==> inputs of onyx <==
Design ATCONV, start of the top module:
module  ATCONV(
	input		clk,
	input		reset,
	output 	    busy,	
	input		ready,	
	output reg	[11:0]	iaddr,
	input signed [12:0]	idata,
	output	reg 	cwr,
	output  reg	[11:0]	caddr_wr,
	output reg 	[12:0] 	cdata_wr,
	output	reg 	crd,
	output reg	[11:0] 	caddr_rd,
	input 	[12:0] 	cdata_rd,
	output reg 	csel
	);
==> flow/config.mk <==
export PLATFORM = sky130hd
export DESIGN_NAME = ATCONV
export DESIGN_NICKNAME = ATCONV
export VERILOG_FILES = /design/flow/design.v
export SDC_FILE = /design/flow/constraint.sdc
export NUM_CORES = 4
export LEC_CHECK = 0
export CAP_MARGIN = 20
export CELL_PAD_IN_SITES_GLOBAL_PLACEMENT = 0
export CORE_MARGIN = 2
export CORE_UTILIZATION = 65
export CTS_CLUSTER_DIAMETER = 75
export SLEW_MARGIN = 15
==> flow/constraint.sdc <==
create_clock -name core_clock -period 6.36 [get_ports {clk}]
set_input_delay 1.2720 -clock core_clock [delete_from_list [all_inputs] [get_ports {clk}]]
set_output_delay 1.2720 -clock core_clock [all_outputs]
set_load 0.01 [all_outputs]
run.sh (not shown) runs the stock make flow with config.mk's settings and CLKGATE_MAP_FILE=.
==> inputs of fjord, as changes to onyx <==
Settings changed: CELL_PAD_IN_SITES_GLOBAL_PLACEMENT 0 to 1, CORE_MARGIN 2 to 9, CORE_UTILIZATION 65 to 32, CTS_CLUSTER_DIAMETER 75 to 387, PLACE_DENSITY set to 0.7.
==> inputs of lagoon, as changes to onyx <==
Settings changed: ABC_AREA set to 1, CELL_PAD_IN_SITES_GLOBAL_PLACEMENT 0 to not set, CORE_UTILIZATION 65 to 22, CTS_CLUSTER_DIAMETER 75 to not set, SLEW_MARGIN 15 to 20.
==> flow/constraint.sdc (replaced) <==
create_clock -name core_clock -period 10.0 [get_ports {clk}]
set_input_delay 2.0000 -clock core_clock [delete_from_list [all_inputs] [get_ports {clk}]]
set_output_delay 2.0000 -clock core_clock [all_outputs]
set_load 0.01 [all_outputs]
==> inputs of maple, as changes to onyx <==
Settings changed: CELL_PAD_IN_SITES_GLOBAL_PLACEMENT 0 to not set, CORE_UTILIZATION 65 to 68, CTS_CLUSTER_DIAMETER 75 to not set, CTS_CLUSTER_SIZE set to 60, SLEW_MARGIN 15 to 20.
==> flow/constraint.sdc (replaced) <==
create_clock -name core_clock -period 7.37 [get_ports {clk}]
set_input_delay 1.4740 -clock core_clock [delete_from_list [all_inputs] [get_ports {clk}]]
set_output_delay 1.4740 -clock core_clock [all_outputs]
set_load 0.01 [all_outputs]
==> results <==
The lowest die area belongs to maple, the highest to lagoon. The lowest final cell count belongs to maple, the highest to lagoon. In onyx the setup slack is lower than in lagoon, by 1.8 ns. Against maple, the wire length of onyx is larger by about 16%. Between fjord and lagoon, the lower global-route usage is in lagoon (gap 3.2 points). onyx reached the layout checks and failed them: setup timing. fjord completed, yet does not pass: setup timing. lagoon finished with timing, DRC and antenna clean. maple finished clean. Area after synthesis is the same in maple and onyx. Count of clock-buffer cells in the layout, lowest first: maple, lagoon, onyx, fjord.
==> figures <==
quantity	maple	onyx	fjord	lagoon
Worst-case setup slack after placement	-0.642 ns	-1.38 ns	-1.28 ns	0.784 ns
Register-to-Register Setup Slack	0.28 ns	-0.64 ns	-0.47 ns	1.96 ns
DR WL met3	2.77 mm	2.27 mm	1.56 mm	1.72 mm
WP buf/inv	4	7	5	8
Number of cells on the critical path	21	32	27	38
Result of the run	complete, no violations	finished with violations	finished with violations	complete, no violations
Layout check failures	-	setup timing	setup timing	-
Cell area after synthesis	0.0116 mm2	0.0116 mm2	0.0116 mm2	0.0116 mm2
Detail-routed net length per standard cell	18.4 um	20.6 um	16.9 um	14.5 um
Multi-Input Combinational	1003	1003	1003	1105
Worst min-delay path startpoint	caddr_rd[2]	caddr_rd[5]	caddr_rd[2]	caddr_rd[11]
Type of the worst setup path	in2reg	reg2reg	in2reg	in2reg
Transition time at the pin with the least slew margin	1.09 ns	1.02 ns	1.06 ns	0.939 ns
Number of OpenROAD warnings	44	47	45	42

* * *

==> inputs of exp/zinc <==
==> flow/design.v <==
`timescale 1ns/10ps
module  ATCONV(
	input		clk,
	input		reset,
	output 	    busy,	
	input		ready,	
	output reg	[11:0]	iaddr,
	input signed [12:0]	idata,
	output	reg 	cwr,
	output  reg	[11:0]	caddr_wr,
	output reg 	[12:0] 	cdata_wr,
	output	reg 	crd,
	output reg	[11:0] 	caddr_rd,
	input 	[12:0] 	cdata_rd,
	output reg 	csel
	);
	reg [2:0] cur_state, next_state;
	localparam IDLE = 3'd0;
	localparam READ_IMAGE = 3'd1;
	localparam WRITE_MEM0 = 3'd2;
	localparam READ_MEM0 = 3'd3;
	localparam WRITE_MEM1 = 3'd4;
	localparam FINISH = 3'd5;
	reg [5:0] col, row;
	reg [4:0] tempX_L0, tempY_L0;
	reg [3:0] cnt;
	wire [3:0] is_pad;
	assign is_pad[0] = (col < 6'd2);
	assign is_pad[1] = (col > 6'd61);
	assign is_pad[2] = (row < 6'd2);
	assign is_pad[3] = (row > 6'd61);
	assign busy = !(cur_state == FINISH || cur_state == IDLE);
    reg signed [12:0] kernal;
	reg signed [29:0] conv_sum;
	reg [12:0] max;
	always @(posedge clk or posedge reset) begin
		if(reset) cur_state <= IDLE; 
		else cur_state <= next_state;
	end
	always @(*) begin
		case(cur_state)
			IDLE: begin
				if(ready == 1'b1) next_state = READ_IMAGE;
				else next_state = IDLE;
			end
			READ_IMAGE: begin
				if(cnt == 4'd11) next_state = WRITE_MEM0;
				else next_state = READ_IMAGE;
			end
			WRITE_MEM0: begin
				if(row == 6'd63 && col == 6'd63) next_state = READ_MEM0;
				else next_state = READ_IMAGE;
			end
			READ_MEM0: begin
				if(cnt == 4'd5) next_state = WRITE_MEM1;
				else next_state = READ_MEM0;
			end
			WRITE_MEM1: begin
				if(row == 6'd62 && col == 6'd62) next_state = FINISH;
				else next_state = READ_MEM0;
			end
			FINISH: begin
				next_state = IDLE;
			end
			default: begin
				next_state = IDLE;
			end
		endcase
	end
	always @(posedge clk or posedge reset) begin
		if(reset) begin
			col <= 6'd0;
			row <= 6'd0;
			cnt <= 4'd0;
			tempX_L0 <= 5'd0;
			tempY_L0 <= 5'd0;
			csel <= 1'b0;
			cwr <= 1'b0;
			crd <= 1'b0;
			max <= 13'd0;
			iaddr <= 12'd0;
			caddr_rd <= 12'd0;
			caddr_wr <= 12'd0;
			cdata_wr <= 13'd0;
		end
		else begin
			case(cur_state)
				READ_IMAGE: begin
					case(cnt)
						4'd0: begin   
							case({is_pad[2], is_pad[0]})
								2'b00: iaddr <= {row-6'd2, col-6'd2};
								2'b01: iaddr <= {row-6'd2, 6'd0};
								2'b10: iaddr <= {6'd0, col-6'd2};
								2'b11: iaddr <= {6'd0, 6'd0};
						    endcase
							conv_sum <= 30'd0;
						end
						4'd1: begin   
							if(is_pad[2] == 1'b1) iaddr <= {6'd0, col};
							else iaddr <= {row-6'd2, col};
							conv_sum <= $signed(idata) * kernal;
						end
						4'd2: begin   
							case({is_pad[2], is_pad[1]})
								2'b00: iaddr <= {row-6'd2, col+6'd2};
								2'b01: iaddr <= {row-6'd2, 6'd63};
								2'b10: iaddr <= {6'd0, col+6'd2};
								2'b11: iaddr <= {6'd0, 6'd63};
							endcase
							conv_sum <= conv_sum + $signed(idata) * kernal;
						end
						4'd3: begin   
							if(is_pad[0] == 1'b1) iaddr <= {row, 6'd0};
							else iaddr <= {row, col-6'd2};
							conv_sum <= conv_sum + $signed(idata) * kernal;
						end
						4'd4: begin   
							iaddr <= {row, col};
							conv_sum <= conv_sum + $signed(idata) * kernal;
						end
						4'd5: begin   
							if(is_pad[1] == 1'b1) iaddr <= {row, 6'd63};
							else iaddr <= {row, col+6'd2};
							conv_sum <= conv_sum + $signed(idata) * kernal;
						end
						4'd6: begin   
							case({is_pad[3], is_pad[0]})
								2'b00: iaddr <= {row+6'd2, col-6'd2};
								2'b01: iaddr <= {row+6'd2, 6'd0};
								2'b10: iaddr <= {6'd63, col-6'd2};
								2'b11: iaddr <= {6'd63, 6'd0};
							endcase
							conv_sum <= conv_sum + $signed(idata) * kernal;
						end
						4'd7: begin   
							if(is_pad[3] == 1'b1) iaddr <= {6'd63, col};
							else iaddr <= {row+6'd2, col};
							conv_sum <= conv_sum + $signed(idata) * kernal;
						end
						4'd8: begin   
							case({is_pad[3], is_pad[1]})
								2'b00: iaddr <= {row+6'd2, col+6'd2};
								2'b01: iaddr <= {row+6'd2, 6'd63};
								2'b10: iaddr <= {6'd63, col+6'd2};
								2'b11: iaddr <= {6'd63, 6'd63};
							endcase
							conv_sum <= conv_sum + $signed(idata) * kernal;
						end
						4'd9: begin
							conv_sum <= conv_sum + $signed(idata) * kernal;
						end
						4'd10: begin
							conv_sum <= conv_sum + $signed(13'h1FF4);
						end
						4'd11: begin
							caddr_wr <= {row, col};
							cdata_wr <= (conv_sum[16] || conv_sum[16:4] <= 13'd11)? 13'd0 : conv_sum[16:4]-13'd11;
						end
					endcase
					if(cnt == 11) begin
						cnt <= 4'd0;
						cwr <= 1'b1;
						csel <= 1'b0;
					end
					else 
						cnt <= cnt + 4'd1;
				end
				WRITE_MEM0: begin
					cwr <= 1'b0;
					if(col == 6'd63) begin
						col <= 6'd0;
						row <= row + 6'd1;
					end
					else 
						col <= col + 6'd1;
					if(row == 6'd63 && col == 6'd63) begin
						row <= 6'd0;
						col <= 6'd0;
						cwr <= 1'b0;
						crd <= 1'b1;
						csel <= 1'b0;
					end
				end
				READ_MEM0: begin
					case(cnt)
						4'd0: begin
							caddr_rd <= {row, col};
							max <= 13'd0;
						end
						4'd1: begin
							caddr_rd <= {row, col+6'd1};
							max <= cdata_rd;
						end
						4'd2: begin
							caddr_rd <= {row+6'd1, col};
							max <= (max > cdata_rd)? max : cdata_rd; 
						end
						4'd3: begin
							caddr_rd <= {row+6'd1, col+6'd1};
							max <= (max > cdata_rd)? max : cdata_rd; 
						end
						4'd4: begin
							max <= (max > cdata_rd)? max : cdata_rd;
						end
						4'd5: begin 
							caddr_wr <= {tempY_L0, tempX_L0};
							if(max != 13'd0) begin
								if(max[3:0] != 13'd0) cdata_wr <= (max[12:4] + 1) << 4;
								else cdata_wr <= max[12:4] << 4;
							end
							else 
								cdata_wr <= 13'd0;
						end
					endcase
					if(cnt == 4'd5) begin
						cnt <= 4'd0;
						cwr <= 1'b1;
						crd <= 1'b0;
						csel <= 1'b1;
					end
					else 
						cnt <= cnt + 4'd1;
				end
				WRITE_MEM1: begin
					if(tempX_L0 == 5'd31) begin
						tempY_L0 <= tempY_L0 + 5'd1;
						tempX_L0 <= 5'd0;
					end
					else 
						tempX_L0 <= tempX_L0 + 5'd1;
					if(col == 6'd62) begin
						col <= 6'd0;
						row <= row + 6'd2;
					end
					else
						col <= col + 6'd2;
					if(row == 6'd62 && col == 6'd62) begin
						cwr <= 1'b0;
						crd <= 1'b0;
						csel <= 1'b0;
					end
					else begin
						cwr <= 1'b0;
						crd <= 1'b1;
						csel <= 1'b0;
					end
				end
				FINISH: begin
					row <= 6'd0;
					col <= 6'd0;
					tempX_L0 <= 5'd0;
					tempY_L0 <= 5'd0;
				end
			endcase
		end
	end
	always @(*) begin
		case(cnt)
			4'd1: kernal = 13'h1FFF;
			4'd2: kernal = 13'h1FFE;
			4'd3: kernal = 13'h1FFF;
			4'd4: kernal = 13'h1FFC;
			4'd5: kernal = 13'h0010;
			4'd6: kernal = 13'h1FFC;
			4'd7: kernal = 13'h1FFF;
			4'd8: kernal = 13'h1FFE;
			4'd9: kernal = 13'h1FFF;
			default: kernal = 13'h0;
		endcase
	end
endmodule
==> flow/run.sh <==
#!/bin/bash
# the make line also repeats each setting of config.mk as NAME=value (left out here)
make -C /OpenROAD-flow-scripts/flow DESIGN_CONFIG=/design/flow/config.mk WORK_HOME=/design/flow/orfs CLKGATE_MAP_FILE= finish
==> flow/config.mk <==
export PLATFORM = sky130hd
export DESIGN_NAME = ATCONV
export DESIGN_NICKNAME = ATCONV
export VERILOG_FILES = /design/flow/design.v
export SDC_FILE = /design/flow/constraint.sdc
export NUM_CORES = 4
export LEC_CHECK = 0
export ABC_AREA = 1
export CAP_MARGIN = 20
export CELL_PAD_IN_SITES_DETAIL_PLACEMENT = 2
export CELL_PAD_IN_SITES_GLOBAL_PLACEMENT = 2
export CORE_ASPECT_RATIO = 1.72
export CORE_MARGIN = 7
export CORE_UTILIZATION = 40
export CTS_CLUSTER_DIAMETER = 191
export CTS_CLUSTER_SIZE = 58
export GPL_ROUTABILITY_DRIVEN = 1
export GPL_TIMING_DRIVEN = 0
export HOLD_SLACK_MARGIN = 0.09
export PLACE_DENSITY = 0.68
export SLEW_MARGIN = 20
export TNS_END_PERCENT = 60
==> flow/constraint.sdc <==
create_clock -name core_clock -period 14.9 [get_ports {clk}]
set_input_delay 2.9800 -clock core_clock [delete_from_list [all_inputs] [get_ports {clk}]]
set_output_delay 2.9800 -clock core_clock [all_outputs]
set_load 0.01 [all_outputs]
==> inputs of exp/quartz, as changes to exp/zinc <==
Settings changed: ABC_AREA 1 to not set, CELL_PAD_IN_SITES_DETAIL_PLACEMENT 2 to not set, CELL_PAD_IN_SITES_GLOBAL_PLACEMENT 2 to not set, CORE_ASPECT_RATIO 1.72 to not set, CORE_MARGIN 7 to 2, CORE_UTILIZATION 40 to 70, CTS_CLUSTER_DIAMETER 191 to not set, CTS_CLUSTER_SIZE 58 to 36, GPL_ROUTABILITY_DRIVEN 1 to not set, GPL_TIMING_DRIVEN 0 to not set, HOLD_SLACK_MARGIN 0.09 to not set, PLACE_DENSITY 0.68 to not set, TNS_END_PERCENT 60 to not set.
==> flow/constraint.sdc (replaced) <==
create_clock -name core_clock -period 7.04 [get_ports {clk}]
set_input_delay 1.4080 -clock core_clock [delete_from_list [all_inputs] [get_ports {clk}]]
set_output_delay 1.4080 -clock core_clock [all_outputs]
set_load 0.01 [all_outputs]
==> inputs of exp/cedar, as changes to exp/zinc <==
Settings changed: ABC_AREA 1 to not set, CELL_PAD_IN_SITES_DETAIL_PLACEMENT 2 to not set, CELL_PAD_IN_SITES_GLOBAL_PLACEMENT 2 to not set, CORE_ASPECT_RATIO 1.72 to not set, CORE_MARGIN 7 to 2, CTS_CLUSTER_DIAMETER 191 to not set, CTS_CLUSTER_SIZE 58 to not set, GPL_ROUTABILITY_DRIVEN 1 to not set, GPL_TIMING_DRIVEN 0 to not set, HOLD_SLACK_MARGIN 0.09 to not set, PLACE_DENSITY 0.68 to not set, TNS_END_PERCENT 60 to not set.
==> flow/constraint.sdc (replaced) <==
create_clock -name core_clock -period 8.79 [get_ports {clk}]
set_input_delay 1.7580 -clock core_clock [delete_from_list [all_inputs] [get_ports {clk}]]
set_output_delay 1.7580 -clock core_clock [all_outputs]
set_load 0.01 [all_outputs]
==> inputs of exp/violet, as changes to exp/zinc <==
Settings changed: ABC_AREA 1 to not set, CELL_PAD_IN_SITES_DETAIL_PLACEMENT 2 to not set, CELL_PAD_IN_SITES_GLOBAL_PLACEMENT 2 to not set, CORE_ASPECT_RATIO 1.72 to not set, CORE_MARGIN 7 to 2, CORE_UTILIZATION 40 to 72, CTS_CLUSTER_DIAMETER 191 to not set, CTS_CLUSTER_SIZE 58 to 60, GPL_ROUTABILITY_DRIVEN 1 to not set, GPL_TIMING_DRIVEN 0 to not set, HOLD_SLACK_MARGIN 0.09 to not set, PLACE_DENSITY 0.68 to not set, PLACE_DENSITY_LB_ADDON set to 0.26, TNS_END_PERCENT 60 to not set.
==> flow/constraint.sdc (replaced) <==
create_clock -name core_clock -period 7.01 [get_ports {clk}]
set_input_delay 1.4020 -clock core_clock [delete_from_list [all_inputs] [get_ports {clk}]]
set_output_delay 1.4020 -clock core_clock [all_outputs]
set_load 0.01 [all_outputs]
==> results <==
item	exp/zinc	exp/violet	exp/cedar	exp/quartz
Result of the run	no timing/DRC/antenna violations	finished with violations	no timing/DRC/antenna violations	finished with violations
Reasons for failing layout checks	-	setup timing	-	setup timing
Pin count of the biggest net entering global routing	66	71	72	74
Final Cycle Share	71.7%	122%	93.2%	101%
Slowest cell on the critical path	clkdlybuf4s50_1	fa_1	fa_1	fa_1
Setup slack of the most critical reg-to-reg path	6.08 ns	-1.52 ns	0.68 ns	-0.01 ns
Final GP Congestion	0.865	0.942	0.912	0.912
Instance count along the most critical hold path	2	2	1	2
DIE HEIGHT	238 um	131 um	175 um	133 um
Synthesized chip area reported by yosys	11600 sq um	11600 sq um	11600 sq um	11600 sq um
Clock tree buffer count of the final layout	23	17	19	25
Max stage delay on crit path	0.61 ns	0.65 ns	0.54 ns	0.55 ns
Maximum fanout encountered on the critical timing path	5	5	4	3
Tally of non-filler cells in the final layout	2039	1743	1777	1726
Instance count on the critical path	39	27	28	22
Synth top area share	20.7%	20.6%	20.6%	20.6%
Worst min-delay path endpoint	caddr_rd[11]	caddr_rd[11]	caddr_rd[2]	caddr_rd[11]
Overall Global Routing Usage	26.5%	45.9%	20.2%	36.7%
Number of distinct library cells after synthesis	53	75	75	75
Inverters excl. clock	305	144	144	144
Met2 wire length	25700 um	20800 um	14100 um	17500 um
